==> job 9652: inputs <==
Design HandwashSensor, start of the top module:
module HandwashSensor(
    input clk,
    input reset,
    input acceptLeftHandDistance,
    input [15:0] leftHandDistance,
    input acceptLeftHandGain,
    input [7:0] leftHandGain,
    input acceptRightHandDistance,
    input [15:0] rightHandDistance,
    input acceptRightHandGain,
    input [7:0] rightHandGain,
    output waterOn
);
make LEC_CHECK=0 CAP_MARGIN=35 CORE_ASPECT_RATIO=1.03 CORE_MARGIN=2 CORE_UTILIZATION=72 CTS_CLUSTER_DIAMETER=47 CTS_CLUSTER_SIZE=78 GPL_ROUTABILITY_DRIVEN=1 GPL_TIMING_DRIVEN=1 MAX_ROUTING_LAYER=met5 PLACE_DENSITY=0.66 SETUP_SLACK_MARGIN=0.6 SLEW_MARGIN=30 TNS_END_PERCENT=80 finish   # period 4.51 ns
run.sh (not shown) runs the stock make flow with config.mk's settings and CLKGATE_MAP_FILE=.
==> job 7842: changes against job 9652 <==
ABC_AREA = 1   (was unset)
CAP_MARGIN = 0   (was 35)
CORE_ASPECT_RATIO = unset   (was 1.03)
CTS_CLUSTER_DIAMETER = 54   (was 47)
CTS_CLUSTER_SIZE = unset   (was 78)
GPL_ROUTABILITY_DRIVEN = unset   (was 1)
GPL_TIMING_DRIVEN = unset   (was 1)
MAX_ROUTING_LAYER = met4   (was met5)
PLACE_DENSITY = unset   (was 0.66)
SETUP_SLACK_MARGIN = 0.45   (was 0.6)
SLEW_MARGIN = 20   (was 30)
TNS_END_PERCENT = unset   (was 80)
==> flow/constraint.sdc (replaced) <==
create_clock -name core_clock -period 5.41 [get_ports {clk}]
set_input_delay 1.0820 -clock core_clock [delete_from_list [all_inputs] [get_ports {clk}]]
set_output_delay 1.0820 -clock core_clock [all_outputs]
set_load 0.01 [all_outputs]
==> notes.md <==
Implementation results.

The flow ran to the end and the layout has no timing, DRC or antenna violations. Of the post-synthesis cell area, the dominant cell type holds 29.7%. The synthesis report lists the most area-consuming cells as fa_1 30%, dfxtp_1 14%, inv_1 14%, nand2_1 12%, ha_1 8.8%. The area fraction in and, or, nand and nor cells after synthesis is 21.4%. The adder-cell share of the synthesized area is 38.6%.

The floorplan step defined a die boundary enclosing 16300 um^2. In this run the tools logged warnings totalling 28. The latest clock arrival within the worst-skew pair is 0.36 ns. For reference, the critical path is launched at rightHandGainHeld[2].
Source of the figures above: job 7842

==> notes.md <==
Implementation results.

The run finished, with violations left. A clean result was blocked by negative setup slack. The OpenROAD warning count is 31. The share of the synthesized area in the top cell type is 32.1%.

Per the synthesis report, the simple-gate share of the synthesized area is 20.7%. The clock network consumes a total of 0.802 mW. The cell-mix breakdown from Yosys lists the adder-cell area share as 41.6%.

Per STA, the startpoint of the critical path is leftHandGainHeld[2]. The setup-violating endpoint count in the final report is 17. The final timing report gives a worst setup slack of -0.217 ns. The later pin in the worst-skew pair is clocked with a latency of 0.37 ns.
Source of the figures above: job 9652


---

==> inputs of v32 <==
==> flow/design.v <==
module HandwashSensor(
    input clk,
    input reset,
    input acceptLeftHandDistance,
    input [15:0] leftHandDistance,
    input acceptLeftHandGain,
    input [7:0] leftHandGain,
    input acceptRightHandDistance,
    input [15:0] rightHandDistance,
    input acceptRightHandGain,
    input [7:0] rightHandGain,
    output waterOn
);
reg [15:0] leftHandDistanceHeld;
 always@(posedge clk)  begin
     if(reset)
         leftHandDistanceHeld <= 0;
     else if(acceptLeftHandDistance)
         leftHandDistanceHeld <= leftHandDistance;
     else
         leftHandDistanceHeld <= leftHandDistanceHeld;
 end
reg [7:0] leftHandGainHeld;
 always@(posedge clk)  begin
     if(reset)
         leftHandGainHeld <= 0;
     else if(acceptLeftHandGain)
         leftHandGainHeld <= leftHandGain;
     else
         leftHandGainHeld <= leftHandGainHeld;
 end
reg [15:0] rightHandDistanceHeld;
 always@(posedge clk)  begin
     if(reset)
         rightHandDistanceHeld <= 0;
     else if(acceptRightHandDistance)
         rightHandDistanceHeld <= rightHandDistance;
     else
         rightHandDistanceHeld <= rightHandDistanceHeld;
 end
reg [7:0] rightHandGainHeld;
 always@(posedge clk)  begin
     if(reset)
         rightHandGainHeld <= 0;
     else if(acceptRightHandGain)
         rightHandGainHeld <= rightHandGain;
     else
         rightHandGainHeld <= rightHandGainHeld;
 end
wire [15:0] leftHand;
 wire [23:0] leftHandDistanceHeld_Mult_leftHandGainHeld;
 DSP48_AxB dsp_leftHandDistanceHeld_Mult_leftHandGainHeld(
     .CLK(clk),
     .A({ {9{1'b0}}, leftHandDistanceHeld}),
     .B({ {10{1'b0}}, leftHandGainHeld}),
     .P(leftHandDistanceHeld_Mult_leftHandGainHeld)
 );
 reg [16:0] leftHandDistanceHeld_Mult_leftHandGainHeld_ShiftR_7;
 always@(posedge clk) begin
     if(reset)
         leftHandDistanceHeld_Mult_leftHandGainHeld_ShiftR_7 <= 0;
     else
         leftHandDistanceHeld_Mult_leftHandGainHeld_ShiftR_7 <= leftHandDistanceHeld_Mult_leftHandGainHeld >> 7;
 end
 assign leftHand = leftHandDistanceHeld_Mult_leftHandGainHeld_ShiftR_7;
wire [15:0] rightHand;
 wire [23:0] rightHandDistanceHeld_Mult_rightHandGainHeld;
 DSP48_AxB dsp_rightHandDistanceHeld_Mult_rightHandGainHeld(
     .CLK(clk),
     .A({ {9{1'b0}}, rightHandDistanceHeld}),
     .B({ {10{1'b0}}, rightHandGainHeld}),
     .P(rightHandDistanceHeld_Mult_rightHandGainHeld)
 );
 reg [16:0] rightHandDistanceHeld_Mult_rightHandGainHeld_ShiftR_7;
 always@(posedge clk) begin
     if(reset)
         rightHandDistanceHeld_Mult_rightHandGainHeld_ShiftR_7 <= 0;
     else
         rightHandDistanceHeld_Mult_rightHandGainHeld_ShiftR_7 <= rightHandDistanceHeld_Mult_rightHandGainHeld >> 7;
 end
 assign rightHand = rightHandDistanceHeld_Mult_rightHandGainHeld_ShiftR_7;
parameter threshold = 1500;
assign waterOn = leftHand != 0 && rightHand != 0 && (leftHand < threshold || rightHand < threshold);
endmodule
module DSP48_AxB
   (CLK,
    A,
    B,
    P);
  input CLK;
  input [24:0]A;
  input [17:0]B;
  output [42:0]P;
assign P = A*B;
endmodule
==> flow/run.sh <==
#!/bin/bash
# the make line also repeats each setting of config.mk as NAME=value (left out here)
make -C /OpenROAD-flow-scripts/flow DESIGN_CONFIG=/design/flow/config.mk WORK_HOME=/design/flow/orfs CLKGATE_MAP_FILE= finish
==> flow/config.mk <==
export PLATFORM = sky130hd
export DESIGN_NAME = HandwashSensor
export DESIGN_NICKNAME = HandwashSensor
export VERILOG_FILES = /design/flow/design.v
export SDC_FILE = /design/flow/constraint.sdc
export NUM_CORES = 4
export LEC_CHECK = 0
export CAP_MARGIN = 40
export CORE_ASPECT_RATIO = 1.85
export CORE_MARGIN = 10
export CORE_UTILIZATION = 40
export CTS_CLUSTER_DIAMETER = 73
export GPL_ROUTABILITY_DRIVEN = 0
export HOLD_SLACK_MARGIN = 0.29
export MIN_ROUTING_LAYER = met1
export PLACE_DENSITY = 0.53
export SETUP_SLACK_MARGIN = 1.5
export SLEW_MARGIN = 0
==> flow/constraint.sdc <==
create_clock -name core_clock -period 7.0 [get_ports {clk}]
set_input_delay 1.4000 -clock core_clock [delete_from_list [all_inputs] [get_ports {clk}]]
set_output_delay 1.4000 -clock core_clock [all_outputs]
set_load 0.01 [all_outputs]
==> inputs of v17, as changes to v32 <==
==> flow/config.mk (replaced) <==
export PLATFORM = sky130hd
export DESIGN_NAME = HandwashSensor
export DESIGN_NICKNAME = HandwashSensor
export VERILOG_FILES = /design/flow/design.v
export SDC_FILE = /design/flow/constraint.sdc
export NUM_CORES = 4
export LEC_CHECK = 0
export CAP_MARGIN = 20
export CORE_MARGIN = 2
export CORE_UTILIZATION = 72
export CTS_CLUSTER_DIAMETER = 54
export SETUP_SLACK_MARGIN = 0.45
export SLEW_MARGIN = 20
==> flow/constraint.sdc (replaced) <==
create_clock -name core_clock -period 5.41 [get_ports {clk}]
set_input_delay 1.0820 -clock core_clock [delete_from_list [all_inputs] [get_ports {clk}]]
set_output_delay 1.0820 -clock core_clock [all_outputs]
set_load 0.01 [all_outputs]
==> notes.md <==
run results: Crit Reg-Reg Startpoint=leftHandGainHeld[2]$_SDFFE_PP0P_, Slew HR=between 50% and 60%, Final nets=roughly 1500, status=complete, no violations, Sw Pwr=about 0.44 mW, first-pass GRT wire length=40900 µm, final worst slack=1.80 ns, CP cell instances=nand2_1 > fa_1 > fa_1 > inv_1 > fa_1 > inv_1 > fa_1 > inv_1 > ha_1 > a21oi_1 > o21ai_0 > a221oi_4 > o21bai_1 > a41o_1 > a21oi_1 > mux2_2, Total GRT Usage=around 16%, fraction of area in multi-input gates=between 60% and 70%, RSZ-0062 raised after global routing=false, vias in the first global route=about 8300
Source of the figures above: v32

==> notes.md <==
run results: DR iter-0 viols=between 400 and 500, Slew HR=about a third, CP Depth=16, Sw Pwr=roughly 0.59 mW, first-pass GRT wire length=around 37000 µm, die area=around 15000 µm², DR WL/cell=between 15 and 20 µm, logic area=about 7800 µm², fraction of area in multi-input gates=about 68%, final worst slack=0.575 ns, Final nets=approximately 1500, Total GRT Usage=roughly a third, CP cell instances=buf_4 > and2_1 > fa_1 > inv_1 > fa_1 > fa_1 > fa_1 > inv_1 > ha_1 > a21oi_2 > o21ai_0 > a221oi_1 > o31a_1 > nor2b_1 > o21ai_0 > a211oi_1, Crit Reg-Reg Startpoint=rightHandGainHeld[4]$_SDFFE_PP0P_, vias in the first global route=~8000, status=complete, no violations, cts repair resizes=6, RSZ-0062 raised after global routing=true, Slew @ Worst Pin=around 1.0 ns, Min-Delay Startpoint=leftHandDistanceHeld[2]$_SDFFE_PP0P_, CTS buffer count=9
Source of the figures above: v17


---

==> run Y: inputs <==
// HandwashSensor: RTL as listed in full above, without the edits since
Settings: LEC_CHECK=0, ABC_AREA=0, CAP_MARGIN=0, CORE_MARGIN=2, CORE_UTILIZATION=72, CTS_CLUSTER_DIAMETER=364, CTS_CLUSTER_SIZE=97, PLACE_DENSITY=0.41, SETUP_SLACK_MARGIN=-0.35, SLEW_MARGIN=20, TNS_END_PERCENT=10; clock period 3.5 ns.
==> run D: changes against run Y <==
- ABC_AREA: 0 -> unset
- CAP_MARGIN: 0 -> 20
- CORE_ASPECT_RATIO: unset -> 0.5
- CORE_MARGIN: 2 -> 8
- CORE_UTILIZATION: 72 -> 67
- CTS_CLUSTER_DIAMETER: 364 -> unset
- CTS_CLUSTER_SIZE: 97 -> unset
- PLACE_DENSITY: 0.41 -> unset
- SETUP_SLACK_MARGIN: -0.35 -> unset
- TNS_END_PERCENT: 10 -> 15
==> flow/constraint.sdc (replaced) <==
create_clock -name core_clock -period 7.0 [get_ports {clk}]
set_input_delay 1.4000 -clock core_clock [delete_from_list [all_inputs] [get_ports {clk}]]
set_output_delay 1.4000 -clock core_clock [all_outputs]
set_load 0.01 [all_outputs]
==> run M: changes against run Y <==
- ABC_AREA: 0 -> unset
- CAP_MARGIN: 0 -> 20
- CORE_UTILIZATION: 72 -> 48
- CTS_CLUSTER_DIAMETER: 364 -> unset
- CTS_CLUSTER_SIZE: 97 -> unset
- PLACE_DENSITY: 0.41 -> unset
- SETUP_SLACK_MARGIN: -0.35 -> unset
- TNS_END_PERCENT: 10 -> unset
==> flow/constraint.sdc (replaced) <==
create_clock -name core_clock -period 5.18 [get_ports {clk}]
set_input_delay 1.0360 -clock core_clock [delete_from_list [all_inputs] [get_ports {clk}]]
set_output_delay 1.0360 -clock core_clock [all_outputs]
set_load 0.01 [all_outputs]
==> run K: changes against run Y <==
- ABC_AREA: 0 -> unset
- CAP_MARGIN: 0 -> 20
- CORE_UTILIZATION: 72 -> 67
- CTS_CLUSTER_DIAMETER: 364 -> 98
- CTS_CLUSTER_SIZE: 97 -> unset
- PLACE_DENSITY: 0.41 -> unset
- SETUP_SLACK_MARGIN: -0.35 -> unset
- TNS_END_PERCENT: 10 -> unset
==> flow/constraint.sdc (replaced) <==
create_clock -name core_clock -period 4.4 [get_ports {clk}]
set_input_delay 0.8800 -clock core_clock [delete_from_list [all_inputs] [get_ports {clk}]]
set_output_delay 0.8800 -clock core_clock [all_outputs]
set_load 0.01 [all_outputs]
==> results <==
Status: run K finished with violations; run Y aborted with a tool error; run D finished clean; run M finished clean
Stage where the flow stopped: run K -; run Y global routing (5_1_grt); run D -; run M -
Violated checks: run K negative setup slack; run Y -; run D -; run M -
Multi-input gate share of the layout cell area: run K 0.6471; run Y -; run D 0.6951; run M 0.6796
Top Layer Used: run K met5; run Y -; run D met4; run M met4
Worst r2r path cells: run K 16; run Y -; run D 16; run M 16
Logic cell area: run K 8351 sq um; run Y -; run D 7782 sq um; run M 7782 sq um
Wire length after detailed routing: run K 26,210 um; run Y -; run D 22,040 um; run M 22,030 um
1st-iter DRT viols: run K 565; run Y -; run D 329; run M 214
Rows: run K 45; run Y 43; run D 32; run M 53
Clock buffer count in the final layout: run K 10; run Y -; run D 9; run M 9
Critical path data arrival time: run K 4.76 ns; run Y -; run D 5.38 ns; run M 5.16 ns
# fillers: run K 862; run Y -; run D 1,195; run M 1,957
Largest cell class: run K multi-input combinational cells; run Y -; run D multi-input combinational cells; run M multi-input combinational cells
Time the final worst path needs with I/O delays and setup: run K 4.522 ns; run Y -; run D 5.137 ns; run M 4.923 ns
Seq. pwr: run K 0.840 mW; run Y -; run D 0.547 mW; run M 0.725 mW
Count of flip-flops and latches: run K 80; run Y -; run D 80; run M 80
Antenna cells: run K 0; run Y -; run D 0; run M 0
Number of multi-input combinational cells in the layout: run K 831; run Y -; run D 831; run M 831
Critical path endpoint category: run K flip-flop; run Y -; run D flip-flop; run M flip-flop
Class of the worst hold path: run K reg2reg; run Y -; run D reg2reg; run M reg2reg
WP buf/inv: run K 4; run Y -; run D 3; run M 3
FMAX: run K 0.2212 GHz; run Y -; run D 0.1947 GHz; run M 0.2031 GHz
Sum of negative setup slack: run K -0.3628 ns; run Y -; run D 0 ns; run M 0 ns
Worst Slack Setup Final: run K -0.1218 ns; run Y -; run D 1.863 ns; run M 0.2571 ns
Vias per cell: run K 5.653; run Y -; run D 5.508; run M 5.087
Share of the final layout cell area in sequential cells: run K 0.1295; run Y -; run D 0.1430; run M 0.1400
No activity file was given, so power comes from the tool's default toggle rates.
